==> raven <==
// cordic
module cordic #(
    parameter WIDTH = 16,                
    parameter ITERATIONS = 12,           
    parameter MODE = 0                   
)(
    input wire clk,
    input wire rst_n,
    input wire start,                    
    input wire [WIDTH-1:0] x_in,         
    input wire [WIDTH-1:0] y_in,         
    input wire [WIDTH-1:0] z_in,         
    output reg done,                     
    output reg [WIDTH-1:0] x_out,        
    output reg [WIDTH-1:0] y_out,        
    output reg [WIDTH-1:0] z_out         
);
Settings: LEC_CHECK=0, CAP_MARGIN=40, CORE_MARGIN=2, CORE_UTILIZATION=72, HOLD_SLACK_MARGIN=0.29, PLACE_DENSITY=0.67, SETUP_SLACK_MARGIN=-0.55, SLEW_MARGIN=40; clock period 7.27 ns.
run.sh (not shown) runs the stock make flow with config.mk's settings and CLKGATE_MAP_FILE=.
==> zinc: changes against raven <==
Settings changed: CAP_MARGIN 40 to 20, CORE_UTILIZATION 72 to 70, CTS_CLUSTER_DIAMETER from default to 30, CTS_CLUSTER_SIZE from default to 38, HOLD_SLACK_MARGIN 0.29 to default, PLACE_DENSITY 0.67 to default, SETUP_SLACK_MARGIN -0.55 to 0.61, SLEW_MARGIN 40 to 20.
==> flow/constraint.sdc (replaced) <==
create_clock -name core_clock -period 4.68 [get_ports {clk}]
set_input_delay 0.9360 -clock core_clock [delete_from_list [all_inputs] [get_ports {clk}]]
set_output_delay 0.9360 -clock core_clock [all_outputs]
set_load 0.01 [all_outputs]
==> nickel: changes against raven <==
Settings changed: CAP_MARGIN 40 to 20, CORE_UTILIZATION 72 to 40, HOLD_SLACK_MARGIN 0.29 to default, PLACE_DENSITY 0.67 to default, SETUP_SLACK_MARGIN -0.55 to default, SLEW_MARGIN 40 to 20.
==> flow/constraint.sdc (replaced) <==
create_clock -name core_clock -period 5.71 [get_ports {clk}]
set_input_delay 1.1420 -clock core_clock [delete_from_list [all_inputs] [get_ports {clk}]]
set_output_delay 1.1420 -clock core_clock [all_outputs]
set_load 0.01 [all_outputs]
==> results <==
Between nickel and raven, the lower utilization is in nickel (gap 37 points). Die size: nickel > zinc > raven. Non-clock buffer count, lowest first: raven, nickel, zinc. Worst hold slack: raven < nickel < zinc. Cell count, highest first: nickel, zinc, raven. raven completed with no timing, DRC or antenna violations. zinc produced a layout that fails on negative setup slack. nickel completed without violations.
==> figures <==
	raven	zinc	nickel
Status	complete, no violations	finished with violations	complete, no violations
Violated checks	-	negative setup slack	-
CP max-delay cell	sky130_fd_sc_hd__dfrtp_4	sky130_fd_sc_hd__or4b_4	sky130_fd_sc_hd__dfrtp_2
Vias per cell	6.75	7.62	5.68
Number of setup violations in the final report	0	4	0
Share of the clock period used by the worst path	0.757	1.03	0.915
Die Size	13,900 µm²	14,300 µm²	24,500 µm²
Worst Reg-to-Reg Cells	17	16	16
Post-Route M1 WL	10.0 mm	11.7 mm	11.5 mm
Met3 WL	1.88 mm	4.44 mm	1.15 mm
Setup repair after global routing missed its margin	no	yes	no
Clock input transition at the sequential cells of the worst setup and hold paths	70 ps	80 ps	80 ps

==> harbor: inputs <==
==> flow/design.v <==
/*verilator lint_off EOFNEWLINE*/
/*verilator lint_off WIDTHEXPAND*/
module cordic #(
    parameter WIDTH = 16,                
    parameter ITERATIONS = 12,           
    parameter MODE = 0                   
)(
    input wire clk,
    input wire rst_n,
    input wire start,                    
    input wire [WIDTH-1:0] x_in,         
    input wire [WIDTH-1:0] y_in,         
    input wire [WIDTH-1:0] z_in,         
    output reg done,                     
    output reg [WIDTH-1:0] x_out,        
    output reg [WIDTH-1:0] y_out,        
    output reg [WIDTH-1:0] z_out         
);
    localparam IDLE = 2'd0;
    localparam SETUP = 2'd1;
    localparam ITERATE = 2'd2;
    localparam DONE = 2'd3;
    reg [1:0] state, next_state;
    reg signed [WIDTH-1:0] x, y;
    reg [WIDTH-1:0] z;
    reg signed [WIDTH-1:0] x_next, y_next;
    reg [WIDTH-1:0] z_next;
    reg [$clog2(ITERATIONS)-1:0] iteration;
    function [WIDTH-1:0] atan_table;
        input [3:0] idx;
        begin
            case (idx)
                4'd0:  atan_table = 16'd8192;    
                4'd1:  atan_table = 16'd4836;    
                4'd2:  atan_table = 16'd2555;    
                4'd3:  atan_table = 16'd1297;    
                4'd4:  atan_table = 16'd651;     
                4'd5:  atan_table = 16'd326;     
                4'd6:  atan_table = 16'd163;     
                4'd7:  atan_table = 16'd81;      
                4'd8:  atan_table = 16'd41;      
                4'd9:  atan_table = 16'd20;      
                4'd10: atan_table = 16'd10;      
                4'd11: atan_table = 16'd5;       
                default: atan_table = 16'd0;
            endcase
        end
    endfunction
    always @(posedge clk or negedge rst_n) begin
        if (!rst_n) begin
            state <= IDLE;
            x <= 0;
            y <= 0;
            z <= 0;
            iteration <= 0;
            done <= 1'b0;
            x_out <= 0;
            y_out <= 0;
            z_out <= 0;
        end else begin
            state <= next_state;
            case (state)
                IDLE: begin
                    done <= 1'b0;
                end
                SETUP: begin
                    x <= x_in;
                    y <= y_in;
                    z <= z_in;
                    iteration <= 0;
                end
                ITERATE: begin
                    x <= x_next;
                    y <= y_next;
                    z <= z_next;
                    iteration <= iteration + 1;
                end
                DONE: begin
                    done <= 1'b1;
                    x_out <= x;
                    y_out <= y;
                    z_out <= z;
                end
            endcase
        end
    end
    always @(*) begin
        next_state = state;
        case (state)
            IDLE: begin
                if (start) begin
                    next_state = SETUP;
                end
            end
            SETUP: begin
                next_state = ITERATE;
            end
            ITERATE: begin
                if (iteration == ITERATIONS - 1) begin
                    next_state = DONE;
                end
            end
            DONE: begin
                next_state = IDLE;
            end
        endcase
    end
    wire [WIDTH-1:0] shift_x = x >>> iteration;
    wire [WIDTH-1:0] shift_y = y >>> iteration;
    always @(*) begin
        x_next = x;
        y_next = y;
        z_next = z;
        if (state == ITERATE) begin
            if (MODE == 0) begin
                if (z[WIDTH-1] == 1'b0) begin   
                    x_next = x - shift_y;
                    y_next = y + shift_x;
                    z_next = z - atan_table(iteration);
                end else begin   
                    x_next = x + shift_y;
                    y_next = y - shift_x;
                    z_next = z + atan_table(iteration);
                end
            end else begin
                if (y[WIDTH-1] == 1'b0) begin   
                    x_next = x + shift_y;
                    y_next = y - shift_x;
                    z_next = z + atan_table(iteration);
                end else begin   
                    x_next = x - shift_y;
                    y_next = y + shift_x;
                    z_next = z - atan_table(iteration);
                end
            end
        end
    end
endmodule
/*verilator lint_on EOFNEWLINE*/
/*verilator lint_on WIDTHEXPAND*/ 
==> flow/run.sh <==
#!/bin/bash
# the make line also repeats each setting of config.mk as NAME=value (left out here)
make -C /OpenROAD-flow-scripts/flow DESIGN_CONFIG=/design/flow/config.mk WORK_HOME=/design/flow/orfs CLKGATE_MAP_FILE= finish
==> flow/config.mk <==
export PLATFORM = sky130hd
export DESIGN_NAME = cordic
export DESIGN_NICKNAME = cordic
export VERILOG_FILES = /design/flow/design.v
export SDC_FILE = /design/flow/constraint.sdc
export NUM_CORES = 4
export LEC_CHECK = 0
export CAP_MARGIN = 20
export CORE_MARGIN = 2
export CORE_UTILIZATION = 72
export HOLD_SLACK_MARGIN = 0.29
export PLACE_DENSITY = 0.67
export SETUP_SLACK_MARGIN = -0.55
export SLEW_MARGIN = 40
==> flow/constraint.sdc <==
create_clock -name core_clock -period 7.27 [get_ports {clk}]
set_input_delay 1.4540 -clock core_clock [delete_from_list [all_inputs] [get_ports {clk}]]
set_output_delay 1.4540 -clock core_clock [all_outputs]
set_load 0.01 [all_outputs]
==> garnet (differences from harbor) <==
CORE_UTILIZATION = 68   (was 72)
CTS_CLUSTER_SIZE = 33   (was not set)
HOLD_SLACK_MARGIN = -0.09   (was 0.29)
PLACE_DENSITY = not set   (was 0.67)
SETUP_SLACK_MARGIN = not set   (was -0.55)
SLEW_MARGIN = 20   (was 40)
==> flow/constraint.sdc (replaced) <==
create_clock -name core_clock -period 4.07 [get_ports {clk}]
set_input_delay 0.8140 -clock core_clock [delete_from_list [all_inputs] [get_ports {clk}]]
set_output_delay 0.8140 -clock core_clock [all_outputs]
set_load 0.01 [all_outputs]
==> onyx (differences from harbor) <==
CORE_UTILIZATION = 70   (was 72)
CTS_CLUSTER_DIAMETER = 27   (was not set)
CTS_CLUSTER_SIZE = 33   (was not set)
HOLD_SLACK_MARGIN = not set   (was 0.29)
SETUP_SLACK_MARGIN = 0.74   (was -0.55)
SLEW_MARGIN = 20   (was 40)
TNS_END_PERCENT = 40   (was not set)
==> flow/constraint.sdc (replaced) <==
create_clock -name core_clock -period 5.01 [get_ports {clk}]
set_input_delay 1.0020 -clock core_clock [delete_from_list [all_inputs] [get_ports {clk}]]
set_output_delay 1.0020 -clock core_clock [all_outputs]
set_load 0.01 [all_outputs]
==> cedar (differences from harbor) <==
CELL_PAD_IN_SITES_GLOBAL_PLACEMENT = 3   (was not set)
CORE_UTILIZATION = 40   (was 72)
CTS_CLUSTER_DIAMETER = 380   (was not set)
CTS_CLUSTER_SIZE = 99   (was not set)
HOLD_SLACK_MARGIN = not set   (was 0.29)
PLACE_DENSITY = not set   (was 0.67)
PLACE_DENSITY_LB_ADDON = 0.01   (was not set)
SETUP_SLACK_MARGIN = -0.9   (was -0.55)
SLEW_MARGIN = 20   (was 40)
==> flow/constraint.sdc (replaced) <==
create_clock -name core_clock -period 10.0 [get_ports {clk}]
set_input_delay 2.0000 -clock core_clock [delete_from_list [all_inputs] [get_ports {clk}]]
set_output_delay 2.0000 -clock core_clock [all_outputs]
set_load 0.01 [all_outputs]
==> comparison <==
In flip-flop count, cedar and harbor do not differ.
Of harbor and onyx, onyx has the higher cell count (gap about 5%, measured against onyx).
Cell area, highest first: onyx, cedar, harbor.
Clock skew: cedar > onyx > harbor.
Of harbor and cedar, cedar has the higher wire length (gap about 1.6%, measured against cedar).
cedar went through all stages and came out clean. onyx finished clean. harbor went through all stages and came out clean. garnet aborted during 4_1_cts with DPL-0038.
Global-route usage: onyx > harbor > cedar.
Synthesized area is the same in harbor and onyx.
==> figures <==
quantity	harbor	garnet	cedar	onyx
Worst clock skew on the final layout	0.00656 ns	-	0.0121 ns	0.00738 ns
Length of the first detailed-routing pass in iterations	5	-	5	6
Worst hold start	done	-	done	done
Cell resize tally after clock tree synthesis	0	-	0	54
Clock tree from TritonCTS	built	-	built	built
Busiest metal layer after global routing	met2	-	met2	met2
Detailed router's first-iteration violation count	846	-	441	1,225
Die outline height	118 um	121 um	157 um	119 um
Maximum achievable frequency	182 MHz	-	182 MHz	216 MHz
Endpoint with the worst hold slack	done	-	done	done
Max Fanout on Critical Path	48	-	39	15
Result of the run	complete, no violations	stopped before the end	complete, no violations	complete, no violations
Stage where the flow stopped	-	4_1_cts	-	-
Layout-to-synthesis area ratio	1.145x	-	1.162x	1.246x
Combinational share of cell area	59.2%	-	58.3%	58.4%
Util after Layout	84.5%	-	47.5%	88.4%
Late-Pin Clk Latency	0.36 ns	-	0.37 ns	0.36 ns
Design Area, Final	0.0107 mm2	-	0.0108 mm2	0.0116 mm2
Drt drc	0	-	0	0
